## exp/tundra
==> flow/design.v (excerpt) <==
module processor
(
	input wire clk_i,
	input wire rst_i,
	input wire stall_i,
	output wire [31:0] addr_o,
	input wire [31:0] data_i,
	output wire [31:0] data_o,
	output wire [3:0] data_w_o,
	output wire [2:0] data_mode_o,
	input wire [7:0] extio_in,
	output wire [7:0] extio_out
);
Size in the first run: about 7300 cells after synthesis, about 830 flip-flops, roughly 120 I/O pins, ~55000 um2 of cells after synthesis.
==> flow/config.mk <==
export PLATFORM = sky130hd
export DESIGN_NAME = processor
export DESIGN_NICKNAME = processor
export VERILOG_FILES = /design/flow/design.v
export SDC_FILE = /design/flow/constraint.sdc
export NUM_CORES = 4
export LEC_CHECK = 0
export ABC_AREA = 1
export CAP_MARGIN = 25
export CELL_PAD_IN_SITES_GLOBAL_PLACEMENT = 3
export CORE_MARGIN = 2
export CORE_UTILIZATION = 40
export GPL_TIMING_DRIVEN = 0
export MAX_ROUTING_LAYER = met4
export MIN_ROUTING_LAYER = met2
export SLEW_MARGIN = 20
==> flow/constraint.sdc <==
create_clock -name core_clock -period 12.0 [get_ports {clk_i}]
set_input_delay 2.4000 -clock core_clock [delete_from_list [all_inputs] [get_ports {clk_i}]]
set_output_delay 2.4000 -clock core_clock [all_outputs]
set_load 0.01 [all_outputs]
run.sh (not shown) runs the stock make flow with config.mk's settings and CLKGATE_MAP_FILE=.
exp/tundra never completed, since it errored out during global routing.
#### Input delta (exp/delta over exp/tundra)
Settings: changing CAP_MARGIN from 25 to 20; removing MAX_ROUTING_LAYER (formerly met4); removing CELL_PAD_IN_SITES_GLOBAL_PLACEMENT (formerly 3); removing ABC_AREA (formerly 1); removing GPL_TIMING_DRIVEN (formerly 0); removing MIN_ROUTING_LAYER (formerly met2); changing the clock period (ns, I/O delays scaled along) from 12.0 to 15.4.
Findings:
exp/delta closes out successfully: all stages finished, all timing, DRC and antenna checks passed.
Xor/xnor cell area share of the yosys netlist (higher): exp/delta
Number of distinct library cell variants in the gate-level netlist after synthesis ends up lower on exp/tundra.
Per the comparison of exp/delta with exp/tundra, share of synthesized area spent on multiplexers grew by 20 points; overall die area decreased 2.4%; post-synthesis simple-gate area fraction shrank by 14 points.
> inputs changed (exp/delta -> exp/fjord)
Settings: SETUP_SLACK_MARGIN: unset -> 1.9; CORE_UTILIZATION: 40 -> 48; the clock period (ns, I/O delays scaled along): 15.4 -> 7.13.
Delta (exp/fjord minus exp/delta): worst vdd rail ir drop climbed about 170%, worst setup slack down 3.34 ns, number of max-slew violations in the final report increased by 3 relative to the old numbers.
Measured against each other, exp/fjord and exp/delta differ in number of vias after detailed routing, the lower figure coming from exp/delta.
On global-route usage, the higher figure sits with exp/fjord, not exp/delta.
Taking exp/delta as the reference point, the final routed wirelength across all metal layers of exp/fjord rises by about 2.5%.
Post-layout instance area in exp/fjord is about 14% above exp/delta.
exp/fjord: complete, dirty (max-capacitance violations, max-slew violations, negative setup slack)
exp/fjord reports its destination of the critical timing path as data_w_o[0] while exp/delta reports data_w_o[3].
exp/fjord reports a higher combinational power share than exp/delta does.
Max post-CTS setup repair buffer count across exp/fjord and exp/delta: exp/fjord
Setup changes, exp/fjord to exp/nickel
Settings: a change of SETUP_SLACK_MARGIN from 1.9 to 1.98; a change of the clock period (ns, I/O delays scaled along) from 7.13 to 7.14.
==> comparison <==
Number of global-route vias before repair (exp/nickel over exp/fjord): increase, 491. Relative to exp/fjord, worst setup slack after layout has gone down in exp/nickel. exp/nickel completed end to end; final checks failed (negative setup slack). Compared with exp/fjord, in exp/nickel number of cells on the worst reg-to-reg path saw a decrease; power share of the combinational group decreased 0.4 points.

* * *

processor again, from the RTL that the note above started with.
Settings: LEC_CHECK=0, CAP_MARGIN=20, CORE_MARGIN=2, CORE_UTILIZATION=72, CTS_CLUSTER_DIAMETER=28, CTS_CLUSTER_SIZE=32, SETUP_SLACK_MARGIN=0.75, SLEW_MARGIN=20; clock period 4.41 ns.
The first run did not get past clock tree synthesis (4_1_cts).
Then changed:
CORE_UTILIZATION = 66   (was 72)
CTS_CLUSTER_DIAMETER = not set   (was 28)
CTS_CLUSTER_SIZE = not set   (was 32)
MAX_ROUTING_LAYER = met4   (was not set)
SETUP_SLACK_MARGIN = not set   (was 0.75)
clock period = 8.4 ns   (was 4.41 ns; I/O delays follow)
=> Now the flow did not get past global routing (5_1_grt) on GRT-0116. Die area climbs by about 9%. Synthesized cell count does not change. Synthesized area does not change.

* * *

## run 1
Starting RTL as in the previous note.
Design processor, start of the top module:
module processor
(
	input wire clk_i,
	input wire rst_i,
	input wire stall_i,
	output wire [31:0] addr_o,
	input wire [31:0] data_i,
	output wire [31:0] data_o,
	output wire [3:0] data_w_o,
	output wire [2:0] data_mode_o,
	input wire [7:0] extio_in,
	output wire [7:0] extio_out
);
export LEC_CHECK = 0
export CAP_MARGIN = 20
export CORE_MARGIN = 2
export CORE_UTILIZATION = 72
export CTS_CLUSTER_DIAMETER = 67
export CTS_CLUSTER_SIZE = 35
export GPL_ROUTABILITY_DRIVEN = 1
export MAX_ROUTING_LAYER = met5
export MIN_ROUTING_LAYER = met1
export PLACE_DENSITY_LB_ADDON = 0.29
export SETUP_SLACK_MARGIN = -1.23
export SLEW_MARGIN = 20
export TNS_END_PERCENT = 10
create_clock -name core_clock -period 12.8 [get_ports {clk_i}]
Run 1 is listed as incomplete: the tool reported an error in global routing (5_1_grt) and the run ended there.
For run 2, these inputs were changed with respect to run 1:
==> flow/config.mk <==
export PLATFORM = sky130hd
export DESIGN_NAME = processor
export DESIGN_NICKNAME = processor
export VERILOG_FILES = /design/flow/design.v
export SDC_FILE = /design/flow/constraint.sdc
export NUM_CORES = 4
export LEC_CHECK = 0
export CAP_MARGIN = 20
export CORE_MARGIN = 2
export CORE_UTILIZATION = 40
export SLEW_MARGIN = 20
==> flow/constraint.sdc <==
create_clock -name core_clock -period 12.0 [get_ports {clk_i}]
set_input_delay 2.4000 -clock core_clock [delete_from_list [all_inputs] [get_ports {clk_i}]]
set_output_delay 2.4000 -clock core_clock [all_outputs]
set_load 0.01 [all_outputs]
Results
The full die area of run 2 is higher than that of run 1.
Run 2 completed; timing, DRC and antenna clean
Diff run 1 -> run 2: post-CTS setup buffer count rose 3; cell count after placement up 867; number of enable-type register cells in the synthesized netlist did not really move; chip height went up.
HPWL after detailed placement in run 2 is 4.0% higher than in run 1
Going from run 1 to run 2, the H-tree depth was found to have gone up by 1.
Run 2 -> run 1: aoi/oai-family share of the synthesized area delta 0, exact match
Inputs modified between run 2 and run 3:
--- a/flow/config.mk
+++ b/flow/config.mk
@@ -9,3 +9,3 @@
 export CORE_MARGIN = 2
-export CORE_UTILIZATION = 40
+export CORE_UTILIZATION = 9
 export SLEW_MARGIN = 20
==> flow/constraint.sdc <==
create_clock -name core_clock -period 16.1 [get_ports {clk_i}]
set_input_delay 3.2200 -clock core_clock [delete_from_list [all_inputs] [get_ports {clk_i}]]
set_output_delay 3.2200 -clock core_clock [all_outputs]
set_load 0.01 [all_outputs]
Results
- Having completed the whole flow, run 2 delivered a layout that passed the timing, design-rule and antenna checks.
- Run 3 ended with every stage complete and zero timing, DRC or antenna violations.
- Taking run 2 as the reference, in run 3 sequential share of layout area saw a decrease, wire length of the first global-routing pass saw an increase, pre-placement core utilization saw a decrease, number of buffers created by CTS saw a decrease.

* * *

Starting RTL as in the previous note.
// processor
module processor
(
	input wire clk_i,
	input wire rst_i,
	input wire stall_i,
	output wire [31:0] addr_o,
	input wire [31:0] data_i,
	output wire [31:0] data_o,
	output wire [3:0] data_w_o,
	output wire [2:0] data_mode_o,
	input wire [7:0] extio_in,
	output wire [7:0] extio_out
);
Settings: LEC_CHECK=0, ABC_AREA=1, CAP_MARGIN=20, CELL_PAD_IN_SITES_DETAIL_PLACEMENT=1, CELL_PAD_IN_SITES_GLOBAL_PLACEMENT=1, CORE_ASPECT_RATIO=0.77, CORE_MARGIN=2, CORE_UTILIZATION=38, CTS_CLUSTER_DIAMETER=186, GPL_ROUTABILITY_DRIVEN=1, GPL_TIMING_DRIVEN=0, HOLD_SLACK_MARGIN=0.09, MAX_ROUTING_LAYER=met4, PLACE_DENSITY_LB_ADDON=0.13, SETUP_SLACK_MARGIN=0.75, SLEW_MARGIN=20, TNS_END_PERCENT=90; clock period 15.0 ns.
The first run finished clean.
Edit:
ABC_AREA = default   (was 1)
CELL_PAD_IN_SITES_DETAIL_PLACEMENT = default   (was 1)
CELL_PAD_IN_SITES_GLOBAL_PLACEMENT = default   (was 1)
CORE_ASPECT_RATIO = default   (was 0.77)
CORE_UTILIZATION = 44   (was 38)
CTS_CLUSTER_DIAMETER = default   (was 186)
GPL_ROUTABILITY_DRIVEN = default   (was 1)
GPL_TIMING_DRIVEN = default   (was 0)
HOLD_SLACK_MARGIN = default   (was 0.09)
MAX_ROUTING_LAYER = default   (was met4)
PLACE_DENSITY_LB_ADDON = default   (was 0.13)
SETUP_SLACK_MARGIN = default   (was 0.75)
TNS_END_PERCENT = default   (was 90)
clock period = 8.89 ns   (was 15.0 ns; I/O delays follow)
This time the run finished with setup timing left.
Sequential share of layout area is lower by 0.70 points.
Die size is lower by 16%.
Routed wire length is lower by about 30%.
Worst setup slack got worse by 1.3 ns.
Synthesized area is lower by about 2.4%.
Edit:
CORE_UTILIZATION = 40   (was 44)
clock period = 11.9 ns   (was 8.89 ns; I/O delays follow)
Now the flow completed without violations; die size is higher by 9.9%; core utilization is lower by 8.2 points; clock skew is higher by 0.021 ns; flip-flop count stays the same; cell area is lower by 6.2%; total power is lower by 30%; routed wire length is lower by 4.0%; worst hold slack stays flat.
Edit:
CORE_UTILIZATION = 70   (was 40)
MAX_ROUTING_LAYER = met4   (was default)
clock period = 8.72 ns   (was 11.9 ns; I/O delays follow)
The new run stopped in 5_1_grt, error GRT-0116; area after synthesis stays the same; synthesized cell count stays the same; die size shrinks by 42%.
Edit:
CORE_UTILIZATION = 23   (was 70)
MAX_ROUTING_LAYER = default   (was met4)
clock period = 11.9 ns   (was 8.72 ns; I/O delays follow)
=> The new run ran to the end with no violations; die size climbs to 3.0 times its value; area after synthesis does not change; synthesized cell count is unchanged.

* * *

Starting RTL as in the previous note.
// processor
module processor
(
	input wire clk_i,
	input wire rst_i,
	input wire stall_i,
	output wire [31:0] addr_o,
	input wire [31:0] data_i,
	output wire [31:0] data_o,
	output wire [3:0] data_w_o,
	output wire [2:0] data_mode_o,
	input wire [7:0] extio_in,
	output wire [7:0] extio_out
);
==> flow/config.mk <==
export PLATFORM = sky130hd
export DESIGN_NAME = processor
export DESIGN_NICKNAME = processor
export VERILOG_FILES = /design/flow/design.v
export SDC_FILE = /design/flow/constraint.sdc
export NUM_CORES = 4
export LEC_CHECK = 0
export ABC_AREA = 1
export CAP_MARGIN = 15
export CELL_PAD_IN_SITES_DETAIL_PLACEMENT = 2
export CELL_PAD_IN_SITES_GLOBAL_PLACEMENT = 1
export CORE_MARGIN = 2
export CORE_UTILIZATION = 40
export MAX_ROUTING_LAYER = met4
export SLEW_MARGIN = 20
==> flow/constraint.sdc <==
create_clock -name core_clock -period 12.0 [get_ports {clk_i}]
set_input_delay 2.4000 -clock core_clock [delete_from_list [all_inputs] [get_ports {clk_i}]]
set_output_delay 2.4000 -clock core_clock [all_outputs]
set_load 0.01 [all_outputs]
Next try:
--- a/flow/config.mk
+++ b/flow/config.mk
@@ -8,4 +8 @@
-export ABC_AREA = 1
-export CAP_MARGIN = 15
-export CELL_PAD_IN_SITES_DETAIL_PLACEMENT = 2
-export CELL_PAD_IN_SITES_GLOBAL_PLACEMENT = 1
+export CAP_MARGIN = 20
@@ -13 +10 @@
-export CORE_UTILIZATION = 40
+export CORE_UTILIZATION = 66
==> flow/constraint.sdc (replaced) <==
create_clock -name core_clock -period 8.5 [get_ports {clk_i}]
set_input_delay 1.7000 -clock core_clock [delete_from_list [all_inputs] [get_ports {clk_i}]]
set_output_delay 1.7000 -clock core_clock [all_outputs]
set_load 0.01 [all_outputs]
- With this change the flow ended with an error in 5_1_grt
- synthesized cell count is lower by 34%
- synthesized area is lower by 2.4%
- die area is lower by 40%
Next try:
--- a/flow/config.mk
+++ b/flow/config.mk
@@ -7,0 +8 @@
+export ABC_AREA = 1
@@ -8,0 +10 @@
+export CELL_PAD_IN_SITES_GLOBAL_PLACEMENT = 1
@@ -10 +12 @@
-export CORE_UTILIZATION = 66
+export CORE_UTILIZATION = 40
==> flow/constraint.sdc (replaced) <==
create_clock -name core_clock -period 12.0 [get_ports {clk_i}]
set_input_delay 2.4000 -clock core_clock [delete_from_list [all_inputs] [get_ports {clk_i}]]
set_output_delay 2.4000 -clock core_clock [all_outputs]
set_load 0.01 [all_outputs]
This time the run produced a clean layout.
Synthesized cell count goes up by 52%.
Die area increases by 68%.
Synthesized area came out higher by 2.4%.

* * *

Setup of exp/xenon:
Starting RTL as in the previous note.
Settings: LEC_CHECK=0, CAP_MARGIN=20, CORE_MARGIN=2, CORE_UTILIZATION=65, CTS_CLUSTER_DIAMETER=32, HOLD_SLACK_MARGIN=0.3, MAX_ROUTING_LAYER=met4, SETUP_SLACK_MARGIN=1.98, SLEW_MARGIN=20; clock period 9.79 ns.
global routing: exp/xenon exited with error
Setup changes, exp/xenon to exp/juniper
- clearing SETUP_SLACK_MARGIN, which used to be 1.98
- swapping 65 for 57 in CORE_UTILIZATION
- clearing CTS_CLUSTER_DIAMETER, which used to be 32
- clearing HOLD_SLACK_MARGIN, which used to be 0.3
- putting CTS_CLUSTER_SIZE at 99 where nothing was set
- clearing MAX_ROUTING_LAYER, which used to be met4
- swapping 9.79 for 7.07 in the clock period (ns, I/O delays scaled along)
### Flow results
- exp/juniper finished all stages; however, its layout fails the closing checks, the failures being setup timing.
- Compared with exp/xenon, in exp/juniper post-detailed-placement half-perimeter wirelength went up by 1.7%; Yosys chip area was more or less identical; number of clock buffers inserted by TritonCTS went down by 58.
- The H-tree depth reported by CTS of exp/juniper falls short of that of exp/xenon by 1.
- Relative to exp/xenon, the number of cells after detailed placement measured on exp/juniper has increased by more than 10%.
What exp/harbor does differently from exp/juniper at the input level:
- PLACE_DENSITY newly set to 0.36
- CORE_UTILIZATION changed from 57 to 66
- CTS_CLUSTER_DIAMETER newly set to 252
==> results <==
- Layout checks on exp/juniper: not met. Flow itself completed; violations: setup timing.
- exp/harbor: it failed with a tool error in global routing, so there are no final results.
- Changes observed in exp/harbor relative to exp/juniper: area inside the core boundary shows a reduction of about 14%; effective utilization at floorplan now larger.
- Chip area from the yosys synthesis statistics essentially unchanged between exp/harbor and exp/juniper.
- Relative to exp/juniper, placement-stage cell area has gone down in exp/harbor.
- Diff exp/juniper -> exp/harbor | number of H-tree levels | decrease of 2
- exp/harbor — buffer count from post-CTS setup fixing 43% lower, exp/juniper as reference
- exp/harbor has global placer's final weighted congestion above what exp/juniper had.
- Compared with exp/juniper, exp/harbor shows a lower number of cells upsized or downsized after cts.
- Compared with exp/juniper, die area in exp/harbor decreased by more than 10%.
## Diff of input files: exp/umber against exp/harbor
- swapping 66 for 69 in CORE_UTILIZATION
## What came out
Number of cells upsized or downsized after cts (lower): exp/harbor
Number of core rows (higher): exp/harbor
Going from exp/harbor to exp/umber, die area fell by about 4.3%, clock sink count stayed essentially flat.
The post-placement cell count of exp/umber is lower than that of exp/harbor.
Changes observed in exp/umber relative to exp/harbor: share of flip-flops with an asynchronous set or reset after synthesis did not really move, core area went down.
exp/umber vs. exp/harbor: floorplan utilization has increased.
Each of exp/harbor and exp/umber falls short of a clean finish.
As the logs show, exp/harbor stopped at global routing after a tool error, so it never reached the end of the flow.

* * *

processor again, from the RTL that the note above started with.
Design processor, start of the top module:
module processor
(
	input wire clk_i,
	input wire rst_i,
	input wire stall_i,
	output wire [31:0] addr_o,
	input wire [31:0] data_i,
	output wire [31:0] data_o,
	output wire [3:0] data_w_o,
	output wire [2:0] data_mode_o,
	input wire [7:0] extio_in,
	output wire [7:0] extio_out
);
make LEC_CHECK=0 CAP_MARGIN=20 CELL_PAD_IN_SITES_GLOBAL_PLACEMENT=3 CORE_MARGIN=2 CORE_UTILIZATION=17 CTS_CLUSTER_DIAMETER=124 CTS_CLUSTER_SIZE=18 GPL_ROUTABILITY_DRIVEN=0 GPL_TIMING_DRIVEN=1 MAX_ROUTING_LAYER=met5 MIN_ROUTING_LAYER=met2 SETUP_SLACK_MARGIN=1.91 SLEW_MARGIN=20 TNS_END_PERCENT=75 finish   # period 13.7 ns
Next try:
- CELL_PAD_IN_SITES_DETAIL_PLACEMENT: default -> 1
- CORE_MARGIN: 2 -> 8
- CTS_CLUSTER_DIAMETER: 124 -> 319
- GPL_ROUTABILITY_DRIVEN: 0 -> 1
- MIN_ROUTING_LAYER: met2 -> met1
- SETUP_SLACK_MARGIN: 1.91 -> 4.02
- SLEW_MARGIN: 20 -> 35
- TNS_END_PERCENT: 75 -> 20
Die size grows by 4.3%.
Hold slack gets better by 0.011 ns.
Core utilization grows by 0.41 points.
Worst setup slack gets better by 1.2 ns.
Via count shrinks by 26%.
Non-clock buffer count grows by 83.
Cell count hardly moves.
Wire length shrinks by 2.2%.
Clock power shrinks by about 6%.
Register-to-register slack gets better by 0.87 ns.
Next try:
- CELL_PAD_IN_SITES_DETAIL_PLACEMENT: 1 -> default
- CELL_PAD_IN_SITES_GLOBAL_PLACEMENT: 3 -> default
- CORE_MARGIN: 8 -> 2
- CORE_UTILIZATION: 17 -> 56
- CTS_CLUSTER_DIAMETER: 319 -> 67
- CTS_CLUSTER_SIZE: 18 -> default
- GPL_TIMING_DRIVEN: 1 -> default
- PLACE_DENSITY_LB_ADDON: default -> 0.17
- SETUP_SLACK_MARGIN: 4.02 -> default
- SLEW_MARGIN: 35 -> 20
- TNS_END_PERCENT: 20 -> 10
- clock period: 13.7 -> 10.8 ns (I/O delays scaled with it)
Outcome: The changed run went through all stages and came out clean. Synthesized area is unchanged. Worst hold slack gets worse by 0.034 ns. Core utilization increases by 43 points. Setup slack got worse by 3.0 ns. Cell count is lower by 32%. Design area goes down by 6.9%. Wire length shrinks by 21%. Synthesized cell count does not change. Clock power is higher by 92%.
Next try:
- CORE_UTILIZATION: 56 -> 66
- CTS_CLUSTER_SIZE: default -> 50
- MAX_ROUTING_LAYER: met5 -> met4
- PLACE_DENSITY_LB_ADDON: 0.17 -> 0.01
- clock period: 10.8 -> 8.94 ns (I/O delays scaled with it)
Now the flow ended with an error in 5_1_grt.
Die size falls by 15%.
Synthesized cell count is unchanged.
Synthesized area stays the same.
Next try:
- clock period: 8.94 -> 8.97 ns (I/O delays scaled with it)
After rerunning: The changed run did not get past 5_1_grt (ODB-0269); area after synthesis does not change; die size is unchanged; synthesized cell count stays the same.
Next try:
- CORE_UTILIZATION: 66 -> 71
- CTS_CLUSTER_SIZE: 50 -> 35
- MAX_ROUTING_LAYER: met4 -> met5
- PLACE_DENSITY_LB_ADDON: 0.01 -> 0.29
- SETUP_SLACK_MARGIN: default -> 3.79
- clock period: 8.97 -> 12.9 ns (I/O delays scaled with it)
=> The changed run died in 5_1_grt. Die size goes down by 6.9%. Synthesized area does not change. Synthesized cell count does not change.
Power and IR drop assume default switching activity.
